==> try-cedar <==
==> flow/design.v <==
module master_apb #(parameter ADDR_WIDTH=8, parameter DATA_WIDTH =8, parameter STATE=2 )(
input PCLK,
input PRESETn,
input [ADDR_WIDTH-1:0] apb_write_paddr,
input [DATA_WIDTH-1:0] apb_write_data,
input [ADDR_WIDTH-1:0] apb_read_paddr,
input READ_WRITE,
input PREADY,
input transfer,
input [DATA_WIDTH-1:0] PRDATA,
output PWRITE,
output reg PSEL,
output reg PENABLE,
output [ADDR_WIDTH-1:0] PADDR,
output reg[DATA_WIDTH-1:0] PWDATA,
output reg [DATA_WIDTH-1:0] apb_read_data_out
);
parameter IDLE=2'b00;
parameter SETUP=2'b01;
parameter ACCESS=2'b11;
reg [STATE-1:0] current_state,next_state;
wire [DATA_WIDTH-1:0] temp_read;
always @(posedge PCLK or negedge PRESETn)
begin
if(!PRESETn)
current_state<=IDLE;
else
current_state<=next_state;
end
always @(*)
begin
case (current_state)
IDLE: 
begin
if(transfer==1'b1)
next_state=SETUP;
else
next_state=IDLE;
end
SETUP:
begin
next_state=ACCESS;
end
ACCESS:
begin
if(PREADY==1'b1&&transfer==1'b1)
next_state=SETUP;
else if(PREADY==1'b1&&transfer==1'b0)
next_state=IDLE;
else
next_state=ACCESS;
end
default:
next_state=IDLE;
endcase
end
always@(*)
begin
PWDATA='b0;
case(current_state)
IDLE:
begin
PSEL=1'b0;
PENABLE=1'b0;
end
SETUP:
begin
PSEL=1'b1;
PENABLE=1'b0;
PWDATA=apb_write_data;
end
ACCESS:
begin
PSEL=1'b1;
PENABLE=1'b1;
PWDATA=apb_write_data;
end
default:
begin
PSEL=1'b0;
PENABLE=1'b0;
end
endcase
end
always @(posedge PCLK or negedge PRESETn)
begin
if(!PRESETn)
apb_read_data_out<='b0;
else if (current_state==ACCESS && PWRITE==1'b0)
apb_read_data_out<=PRDATA;
end
assign PWRITE=READ_WRITE;
assign PADDR= READ_WRITE?apb_write_paddr:apb_read_paddr;
endmodule
module RAM_slave #(parameter ADDRESS=8, parameter DATA=8, parameter LOCATION=64, parameter STATES=3)(
input PWRITE,PCLK,PRESETn,
input PSEL1,
input PENABLE,
input [ADDRESS-1:0] paddr,
input [DATA-1:0] pwdata,
output reg [DATA-1:0] prdata,
output reg PREADY
);
parameter IDLE=2'b00;
parameter TRANSFER=2'b01;
parameter WRITE=2'b11;
parameter READ=2'b10;
localparam AW=$clog2(LOCATION);
reg [STATES-1:0] current_state,next_state;
reg [DATA-1:0] memory [0:LOCATION-1];
integer i;
always @(posedge PCLK or negedge PRESETn )
begin
if(!PRESETn)
current_state<=IDLE;
else
current_state<=next_state;
end
always @(*)
begin
case (current_state)
IDLE: 
if(PSEL1==1'b1)
next_state=TRANSFER;
else 
next_state=IDLE;
TRANSFER:
next_state=IDLE;
default:
next_state=IDLE;
endcase
end
always @(*)
if(!PRESETn)
begin
prdata='b0;
PREADY=1'b0;
end
else
begin
    case(current_state)
    IDLE:
    begin
        prdata='b0;
        PREADY=1'b0;
    end
    TRANSFER:
    begin
        PREADY=1'b1;
	if(PWRITE==1'b0)
	if(paddr<LOCATION)
	prdata=memory[paddr[AW-1:0]];
	else
	prdata='b0;	
        else
	 prdata='b0;
    end
default:
begin
prdata='b0;
        PREADY=1'b0;
end
    endcase
end
always @(posedge PCLK or negedge PRESETn)
begin
if(!PRESETn)
begin
    for(i=0;i<LOCATION;i=i+1)
    memory[i]<='b0;
end
else if(current_state==TRANSFER&&PWRITE==1'b1&&paddr<LOCATION)
memory[paddr[AW-1:0]]<=pwdata;
end
endmodule
module apb_top #(parameter ADDRESS=8, parameter DATA =8, parameter LOCATION=64)(
input PCLK,PRESETn,transfer,READ_WRITE,
input [ADDRESS-1:0] apb_write_paddr,apb_read_paddr,
input [DATA-1:0] apb_write_data,
output [DATA-1:0] apb_read_data_out);
wire PWRITE;
wire PREADY;
wire PSEL1;
wire PENABLE;
wire [ADDRESS-1:0] paddr;
wire [DATA-1:0] pwdata,prdata;
master_apb #(.ADDR_WIDTH(ADDRESS),.DATA_WIDTH(DATA)) master(
.PCLK(PCLK),
.PRESETn(PRESETn),
.apb_write_paddr(apb_write_paddr),
.apb_write_data(apb_write_data),
.apb_read_paddr(apb_read_paddr),
.READ_WRITE(READ_WRITE),
.PREADY(PREADY),
.transfer(transfer),
.PRDATA(prdata),
.PWRITE(PWRITE),
.PSEL(PSEL1),
.PENABLE(PENABLE),
.PADDR(paddr),
.PWDATA(pwdata),
.apb_read_data_out(apb_read_data_out));
RAM_slave #(.ADDRESS(ADDRESS),.DATA(DATA), .LOCATION(LOCATION)) slave_dut (
.PWRITE(PWRITE),
.PCLK(PCLK),
.PRESETn(PRESETn),
.PSEL1(PSEL1),
.PENABLE(PENABLE),
.paddr(paddr),
.pwdata(pwdata),
.prdata(prdata),
.PREADY(PREADY)
);
endmodule
==> flow/run.sh <==
#!/bin/bash
# the make line also repeats each setting of config.mk as NAME=value (left out here)
make -C /OpenROAD-flow-scripts/flow DESIGN_CONFIG=/design/flow/config.mk WORK_HOME=/design/flow/orfs CLKGATE_MAP_FILE= finish
==> flow/config.mk <==
export PLATFORM = sky130hd
export DESIGN_NAME = apb_top
export DESIGN_NICKNAME = apb_top
export VERILOG_FILES = /design/flow/design.v
export SDC_FILE = /design/flow/constraint.sdc
export NUM_CORES = 4
export LEC_CHECK = 0
export CAP_MARGIN = 20
export CELL_PAD_IN_SITES_GLOBAL_PLACEMENT = 2
export CORE_MARGIN = 2
export CORE_UTILIZATION = 39
export CTS_CLUSTER_SIZE = 33
export GPL_ROUTABILITY_DRIVEN = 1
export GPL_TIMING_DRIVEN = 1
export MAX_ROUTING_LAYER = met5
export PLACE_DENSITY = 0.77
export SETUP_SLACK_MARGIN = 0.95
export SLEW_MARGIN = 20
export TNS_END_PERCENT = 90
==> flow/constraint.sdc <==
create_clock -name core_clock -period 5.97 [get_ports {PCLK}]
set_input_delay 1.1940 -clock core_clock [delete_from_list [all_inputs] [get_ports {PCLK}]]
set_output_delay 1.1940 -clock core_clock [all_outputs]
set_load 0.01 [all_outputs]
==> try-willow: changes against try-cedar <==
==> flow/config.mk (replaced) <==
export PLATFORM = sky130hd
export DESIGN_NAME = apb_top
export DESIGN_NICKNAME = apb_top
export VERILOG_FILES = /design/flow/design.v
export SDC_FILE = /design/flow/constraint.sdc
export NUM_CORES = 4
export LEC_CHECK = 0
export CAP_MARGIN = 20
export CORE_ASPECT_RATIO = 0.53
export CORE_MARGIN = 2
export CORE_UTILIZATION = 40
export GPL_ROUTABILITY_DRIVEN = 0
export PLACE_DENSITY = 0.6
export SETUP_SLACK_MARGIN = -0.1
export SLEW_MARGIN = 20
==> flow/constraint.sdc (replaced) <==
create_clock -name core_clock -period 5.0 [get_ports {PCLK}]
set_input_delay 1.0000 -clock core_clock [delete_from_list [all_inputs] [get_ports {PCLK}]]
set_output_delay 1.0000 -clock core_clock [all_outputs]
set_load 0.01 [all_outputs]
==> try-lagoon: changes against try-cedar <==
==> flow/config.mk (replaced) <==
export PLATFORM = sky130hd
export DESIGN_NAME = apb_top
export DESIGN_NICKNAME = apb_top
export VERILOG_FILES = /design/flow/design.v
export SDC_FILE = /design/flow/constraint.sdc
export NUM_CORES = 4
export LEC_CHECK = 0
export CAP_MARGIN = 20
export CORE_MARGIN = 2
export CORE_UTILIZATION = 58
export SETUP_SLACK_MARGIN = -0.21
export SLEW_MARGIN = 20
==> flow/constraint.sdc (replaced) <==
create_clock -name core_clock -period 2.5 [get_ports {PCLK}]
set_input_delay 0.5000 -clock core_clock [delete_from_list [all_inputs] [get_ports {PCLK}]]
set_output_delay 0.5000 -clock core_clock [all_outputs]
set_load 0.01 [all_outputs]
==> summary of the runs <==
In try-lagoon the worst hold slack is lower than in try-cedar, by 0.14 ns.
Die area: try-cedar is larger than try-willow (2.4%).
Critical path depth, highest first: try-cedar, try-lagoon, try-willow.
try-cedar finished with timing, DRC and antenna clean. try-willow completed without violations. try-lagoon finished with negative setup slack left.
Routed wire length: try-lagoon > try-cedar > try-willow.
The highest combinational power belongs to try-lagoon, the lowest to try-cedar.
Power is estimated from default activity; no workload was simulated.
